==> v22: inputs <==
==> flow/design.v <==
module ctr #(
	parameter ADR_WIDTH = 6
)(
	input wire clk_i,
	input wire rst_i,
	input wire carry_i,
	input wire [2-1:0] op_i,
	output reg [1-1:0] ctr_marmux_o,
	output reg [2-1:0] ctr_carrymux_o,
	output reg ctr_pc_reg_en_o,
	output reg ctr_a_reg_en_o,
	output reg ctr_mar_reg_en_o,
	output reg ctr_d_reg_en_o,
	output reg ctr_we_o,
	output reg [2-1:0] ctr_aluop_o
);
	localparam STATE_WIDTH = 12;
	localparam [STATE_WIDTH-1:0]
		s_fi	=	12'b000_000_000_001,
		s_rm	=	12'b000_000_000_010,
		s_nf	=	12'b000_000_000_100,
		s_nc	=	12'b000_000_001_000,
		s_af	=	12'b000_000_010_000,
		s_ac	=	12'b000_000_100_000,
		s_jc	=	12'b000_001_000_000,
		s_sw	=	12'b000_010_000_000,
		s_pm	=	12'b000_100_000_000,
		s_nw	=	12'b001_000_000_000,
		s_aw	=	12'b010_000_000_000,
		s_fw	=	12'b100_000_000_000;
	reg [STATE_WIDTH-1:0] current, next;
	always @(posedge clk_i) begin:sequential
		if (rst_i) begin
			current <= s_fi;
		end else begin
			current <= next;
		end
	end
	always @* begin:combnext
	case (current)
		s_fi:
			next = s_fw;
		s_fw:
			next = s_rm;
		s_rm:
			case (op_i)
				2'b00 : begin
					next = s_nf;
				end
				2'b01 : begin
					next = s_af;
				end
				2'b10 : begin
					next = s_sw;
				end
				2'b11 : begin
					if (carry_i) begin
						next = s_jc;
					end else begin
						next = s_fi;
					end
				end
				default:
					next = s_fi;
			endcase
		s_nf:
			next = s_nw;
                s_nw:
                        next = s_nc;
		s_nc:
			next = s_pm;
		s_af:
			next = s_aw;
                s_aw:
                        next = s_ac;
		s_ac:
			next = s_pm;
		s_jc:
			next = s_pm;
		s_sw:
			next = s_pm;
		s_pm:
			next = s_fi;
		default:
			next = s_fi;
	endcase
	end
	always @* begin:combout
	case(current)
		s_fi:
		begin
			ctr_pc_reg_en_o = 1'b1;
			ctr_marmux_o = 1'b1;
			ctr_mar_reg_en_o = 1'b0;
			ctr_aluop_o = 2'b01;
			ctr_a_reg_en_o = 1'b0;
			ctr_we_o = 1'b0;
			ctr_d_reg_en_o = 1'b0;
			ctr_carrymux_o = 2'b00;
		end
		s_fw:
		begin
			ctr_pc_reg_en_o = 1'b1;
			ctr_marmux_o = 1'b1;
			ctr_mar_reg_en_o = 1'b0;
			ctr_aluop_o = 2'b01;
			ctr_a_reg_en_o = 1'b0;
			ctr_we_o = 1'b0;
			ctr_d_reg_en_o = 1'b1;
			ctr_carrymux_o = 2'b00;
		end
		s_rm:
		begin
			ctr_pc_reg_en_o = 1'b0;
			ctr_marmux_o = 1'b0;
			ctr_mar_reg_en_o = 1'b1;
			ctr_aluop_o = 2'b01;
			ctr_a_reg_en_o = 1'b0;
			ctr_we_o = 1'b0;
			ctr_d_reg_en_o = 1'b0;
			ctr_carrymux_o = 2'b00;
		end
		s_nf:
		begin
			ctr_pc_reg_en_o = 1'b0;
			ctr_marmux_o = 1'b1;
			ctr_mar_reg_en_o = 1'b0;
			ctr_aluop_o = 2'b01;
			ctr_a_reg_en_o = 1'b0;
			ctr_we_o = 1'b0;
			ctr_d_reg_en_o = 1'b0;
			ctr_carrymux_o = 2'b00;
		end
		s_nw:
		begin
			ctr_pc_reg_en_o = 1'b0;
			ctr_marmux_o = 1'b1;
			ctr_mar_reg_en_o = 1'b0;
			ctr_aluop_o = 2'b01;
			ctr_a_reg_en_o = 1'b0;
			ctr_we_o = 1'b0;
			ctr_d_reg_en_o = 1'b1;
			ctr_carrymux_o = 2'b00;
		end
		s_nc:
		begin
			ctr_pc_reg_en_o = 1'b0;
			ctr_marmux_o = 1'b1;
			ctr_mar_reg_en_o = 1'b0;
			ctr_aluop_o = 2'b00;
			ctr_a_reg_en_o = 1'b1;
			ctr_we_o = 1'b0;
			ctr_d_reg_en_o = 1'b0;
			ctr_carrymux_o = 2'b01;
		end
		s_af:
		begin
			ctr_pc_reg_en_o = 1'b0;
			ctr_marmux_o = 1'b1;
			ctr_mar_reg_en_o = 1'b0;
			ctr_aluop_o = 2'b01;
			ctr_a_reg_en_o = 1'b0;
			ctr_we_o = 1'b0;
			ctr_d_reg_en_o = 1'b0;
			ctr_carrymux_o = 2'b00;
		end
		s_aw:
		begin
			ctr_pc_reg_en_o = 1'b0;
			ctr_marmux_o = 1'b1;
			ctr_mar_reg_en_o = 1'b0;
			ctr_aluop_o = 2'b01;
			ctr_a_reg_en_o = 1'b0;
			ctr_we_o = 1'b0;
			ctr_d_reg_en_o = 1'b1;
			ctr_carrymux_o = 2'b00;
		end
		s_ac:
		begin
			ctr_pc_reg_en_o = 1'b0;
			ctr_marmux_o = 1'b1;
			ctr_mar_reg_en_o = 1'b0;
			ctr_aluop_o = 2'b01;
			ctr_a_reg_en_o = 1'b1;
			ctr_we_o = 1'b0;
			ctr_d_reg_en_o = 1'b0;
			ctr_carrymux_o = 2'b01;
		end
		s_jc:
		begin
			ctr_pc_reg_en_o = 1'b0;
			ctr_marmux_o = 1'b1;
			ctr_mar_reg_en_o = 1'b0;
			ctr_aluop_o = 2'b01;
			ctr_a_reg_en_o = 1'b0;
			ctr_we_o = 1'b0;
			ctr_d_reg_en_o = 1'b0;
			ctr_carrymux_o = 2'b10;
		end
		s_sw:
		begin
			ctr_pc_reg_en_o = 1'b0;
			ctr_marmux_o = 1'b1;
			ctr_mar_reg_en_o = 1'b0;
			ctr_aluop_o = 2'b01;
			ctr_a_reg_en_o = 1'b0;
			ctr_we_o = 1'b1;
			ctr_d_reg_en_o = 1'b0;
			ctr_carrymux_o = 2'b00;
		end
		s_pm:
		begin
			ctr_pc_reg_en_o = 1'b0;
			ctr_marmux_o = 1'b1;
			ctr_mar_reg_en_o = 1'b1;
			ctr_aluop_o = 2'b01;
			ctr_a_reg_en_o = 1'b0;
			ctr_we_o = 1'b0;
			ctr_d_reg_en_o = 1'b0;
			ctr_carrymux_o = 2'b00;
		end
		default:
		begin
			ctr_pc_reg_en_o = 1'b0;
			ctr_marmux_o = 1'b1;
			ctr_mar_reg_en_o = 1'b1;
			ctr_aluop_o = 2'b01;
			ctr_a_reg_en_o = 1'b0;
			ctr_we_o = 1'b0;
			ctr_d_reg_en_o = 1'b0;
			ctr_carrymux_o = 2'b00;
		end
	endcase
	end
endmodule
module adr #(
	parameter ADR_WIDTH = 6
)(
	input wire clk_i,
	input wire rst_i,
	input wire [ADR_WIDTH-1:0] adr_i,
	input wire [1-1:0] ctr_marmux_i,
	input wire ctr_mar_reg_en_i,
	input wire ctr_pc_reg_en_i,
	output wire [ADR_WIDTH-1:0] adr_o
);
	reg [ADR_WIDTH-1:0] mar_reg;
	reg [ADR_WIDTH-1:0] mar_reg_next;
	reg [ADR_WIDTH-1:0] pc_reg;
	reg [ADR_WIDTH-1:0] pc_reg_next;
	always @(posedge clk_i) begin:seq
		if (rst_i) begin
			pc_reg <= 0;
			mar_reg <= 0;
		end else begin
			if (ctr_pc_reg_en_i) begin
				pc_reg <= pc_reg_next;
			end
			if (ctr_mar_reg_en_i) begin
				mar_reg <= mar_reg_next;
			end
		end
	end
	always @* begin:comb
		pc_reg_next = mar_reg + 1'd1;
		case (ctr_marmux_i)
			1'b0 : begin
				mar_reg_next = adr_i;
			end
			1'b1 : begin
				mar_reg_next = pc_reg;
			end
			default:
				mar_reg_next = pc_reg;
		endcase
	end
	assign adr_o = mar_reg;
endmodule
module dat #(
	parameter DATA_WIDTH = 8
)(
	input wire clk_i,
	input wire rst_i,
	input wire [DATA_WIDTH-1:0] data_i,
	input wire [2-1:0] ctr_aluop_i,
	input wire ctr_a_reg_en_i,
	input wire [2-1:0] ctr_carrymux_i,
	output wire carry_o,
	output wire [DATA_WIDTH-1:0] data_o
);
	reg [DATA_WIDTH-1:0] a_reg;
	reg [DATA_WIDTH-1:0] a_reg_next;
	reg carry_reg;
	reg carry_next;
	reg carry_alu;
	always @(posedge clk_i) begin:seq
		if (rst_i) begin
			a_reg <= 0;
			carry_reg <= 0;
		end else begin
			if (ctr_a_reg_en_i) begin
				a_reg <= a_reg_next;
			end
			carry_reg <= carry_next;
		end
	end
	always @* begin:comb
		case (ctr_aluop_i)
			2'b00 : begin
				{carry_alu, a_reg_next} =
					{1'b0, ~(a_reg | data_i)};
			end
			2'b01 : begin
				{carry_alu, a_reg_next} =
					a_reg + data_i;
			end
			2'b11 : begin
				{carry_alu, a_reg_next} = {1'b0, a_reg};
			end
			2'b10 : begin
				{carry_alu, a_reg_next} = {carry_reg, a_reg};
			end
			default:
				{carry_alu, a_reg_next} = {carry_reg, a_reg};
		endcase
		case (ctr_carrymux_i)
			2'b00 : begin
				carry_next = carry_reg;
			end
			2'b01 : begin
				carry_next = carry_alu;
			end
			2'b10 : begin
				carry_next = 0;
			end
			default:
				carry_next = carry_reg;
		endcase
	end
	assign data_o = a_reg;
	assign carry_o = carry_reg;
endmodule
module alpacacorn #(
	parameter ADR_WIDTH = 6,
	parameter DATA_WIDTH = 8
)(
	input wire clk_i,
	input wire rst_i,
	input wire [DATA_WIDTH-1:0] data_i,
	output wire [DATA_WIDTH-1:0] data_o,
	output wire [ADR_WIDTH-1:0] adr_o,
	output wire we_o
);
	wire carry_dat_ctr;
	wire [2-1:0] ctr_carrymux_ctr_dat;
	wire ctr_a_reg_en_ctr_dat;
	wire [1-1:0] ctr_marmux_ctr_adr;
	wire ctr_mar_reg_en_ctr_adr;
	wire ctr_pc_reg_en_ctr_adr;
	wire ctr_d_reg_en;
	wire [2-1:0] ctr_aluop_ctr_dat;
	reg [DATA_WIDTH-1:0] d_reg;
	always @(posedge clk_i) begin:seq
		if (rst_i) begin
			d_reg <= 0;
		end else begin
			if (ctr_d_reg_en) begin
				d_reg <= data_i;
			end
		end
	end
	ctr #(
		.ADR_WIDTH(ADR_WIDTH)
	) i_ctr (
		.clk_i(clk_i),
		.rst_i(rst_i),
		.carry_i(carry_dat_ctr),
		.op_i(d_reg[DATA_WIDTH-1:DATA_WIDTH-2]),
		.ctr_marmux_o(ctr_marmux_ctr_adr),
		.ctr_carrymux_o(ctr_carrymux_ctr_dat),
		.ctr_a_reg_en_o(ctr_a_reg_en_ctr_dat),
		.ctr_d_reg_en_o(ctr_d_reg_en),
		.ctr_mar_reg_en_o(ctr_mar_reg_en_ctr_adr),
		.ctr_pc_reg_en_o(ctr_pc_reg_en_ctr_adr),
		.ctr_aluop_o(ctr_aluop_ctr_dat),
		.ctr_we_o(we_o)
	);
	adr #(
		.ADR_WIDTH(ADR_WIDTH)
	) i_adr (
		.clk_i(clk_i),
		.rst_i(rst_i),
		.adr_i(d_reg[ADR_WIDTH-1:0]),
		.ctr_marmux_i(ctr_marmux_ctr_adr),
		.ctr_mar_reg_en_i(ctr_mar_reg_en_ctr_adr),
		.ctr_pc_reg_en_i(ctr_pc_reg_en_ctr_adr),
		.adr_o(adr_o)
	);
	dat #(
		.DATA_WIDTH(DATA_WIDTH)
	) i_dat (
		.clk_i(clk_i),
		.rst_i(rst_i),
		.data_i(d_reg),
		.ctr_aluop_i(ctr_aluop_ctr_dat),
		.ctr_carrymux_i(ctr_carrymux_ctr_dat),
		.ctr_a_reg_en_i(ctr_a_reg_en_ctr_dat),
		.carry_o(carry_dat_ctr),
		.data_o(data_o)
	);
endmodule
==> flow/run.sh <==
#!/bin/bash
# the make line also repeats each setting of config.mk as NAME=value (left out here)
make -C /OpenROAD-flow-scripts/flow DESIGN_CONFIG=/design/flow/config.mk WORK_HOME=/design/flow/orfs CLKGATE_MAP_FILE= finish
==> flow/config.mk <==
export PLATFORM = sky130hd
export DESIGN_NAME = alpacacorn
export DESIGN_NICKNAME = alpacacorn
export VERILOG_FILES = /design/flow/design.v
export SDC_FILE = /design/flow/constraint.sdc
export NUM_CORES = 4
export LEC_CHECK = 0
export ABC_AREA = 1
export CAP_MARGIN = 0
export CORE_ASPECT_RATIO = 0.72
export CORE_MARGIN = 2
export CORE_UTILIZATION = 72
export CTS_CLUSTER_DIAMETER = 360
export CTS_CLUSTER_SIZE = 15
export HOLD_SLACK_MARGIN = 0.3
export PLACE_DENSITY_LB_ADDON = 0.13
export SETUP_SLACK_MARGIN = 0.16
export SLEW_MARGIN = 20
==> flow/constraint.sdc <==
create_clock -name core_clock -period 0.543 [get_ports {clk_i}]
set_input_delay 0.1086 -clock core_clock [delete_from_list [all_inputs] [get_ports {clk_i}]]
set_output_delay 0.1086 -clock core_clock [all_outputs]
set_load 0.01 [all_outputs]
==> inputs of v37, as changes to v22 <==
- ABC_AREA: 1 -> default
- CAP_MARGIN: 0 -> 20
- CORE_ASPECT_RATIO: 0.72 -> default
- CORE_UTILIZATION: 72 -> 40
- CTS_CLUSTER_DIAMETER: 360 -> 376
- CTS_CLUSTER_SIZE: 15 -> 59
- GPL_ROUTABILITY_DRIVEN: default -> 0
- GPL_TIMING_DRIVEN: default -> 0
- HOLD_SLACK_MARGIN: 0.3 -> default
- MAX_ROUTING_LAYER: default -> met4
- MIN_ROUTING_LAYER: default -> met2
- PLACE_DENSITY_LB_ADDON: 0.13 -> default
- SETUP_SLACK_MARGIN: 0.16 -> default
==> flow/constraint.sdc (replaced) <==
create_clock -name core_clock -period 2.5 [get_ports {clk_i}]
set_input_delay 0.5000 -clock core_clock [delete_from_list [all_inputs] [get_ports {clk_i}]]
set_output_delay 0.5000 -clock core_clock [all_outputs]
set_load 0.01 [all_outputs]
==> inputs of v5, as changes to v22 <==
- ABC_AREA: 1 -> default
- CAP_MARGIN: 0 -> 20
- CORE_ASPECT_RATIO: 0.72 -> default
- CORE_UTILIZATION: 72 -> 40
- CTS_CLUSTER_DIAMETER: 360 -> default
- CTS_CLUSTER_SIZE: 15 -> default
- HOLD_SLACK_MARGIN: 0.3 -> default
- PLACE_DENSITY_LB_ADDON: 0.13 -> default
- SETUP_SLACK_MARGIN: 0.16 -> default
==> flow/constraint.sdc (replaced) <==
create_clock -name core_clock -period 3.71 [get_ports {clk_i}]
set_input_delay 0.7420 -clock core_clock [delete_from_list [all_inputs] [get_ports {clk_i}]]
set_output_delay 0.7420 -clock core_clock [all_outputs]
set_load 0.01 [all_outputs]
==> inputs of v28, as changes to v22 <==
- ABC_AREA: 1 -> 0
- CAP_MARGIN: 0 -> 20
- CELL_PAD_IN_SITES_DETAIL_PLACEMENT: default -> 0
- CORE_ASPECT_RATIO: 0.72 -> default
- CORE_UTILIZATION: 72 -> 61
- CTS_CLUSTER_DIAMETER: 360 -> 289
- CTS_CLUSTER_SIZE: 15 -> default
- HOLD_SLACK_MARGIN: 0.3 -> default
- MAX_ROUTING_LAYER: default -> met4
- PLACE_DENSITY: default -> 0.54
- PLACE_DENSITY_LB_ADDON: 0.13 -> default
- SETUP_SLACK_MARGIN: 0.16 -> 0.51
==> flow/constraint.sdc (replaced) <==
create_clock -name core_clock -period 1.95 [get_ports {clk_i}]
set_input_delay 0.3900 -clock core_clock [delete_from_list [all_inputs] [get_ports {clk_i}]]
set_output_delay 0.3900 -clock core_clock [all_outputs]
set_load 0.01 [all_outputs]
==> summary of the runs <==
- Routed wire length: v5 < v37 < v28.
- v28 finished but fails on setup timing. v37 produced a clean layout. v22 stopped in global placement (3_3_place_gp) (FLW-0024). v5 passed the timing, DRC and antenna checks.
- The highest final area belongs to v28, the lowest to v5.
- In flip-flop count, v28 and v37 do not differ.
- Between v22 and v37, the lower synthesized cell count is in v37 (gap about 22%, measured against v37).
- The lowest sequential share of layout area belongs to v28, the highest to v5.
- Worst setup slack, highest first: v5, v37, v28.
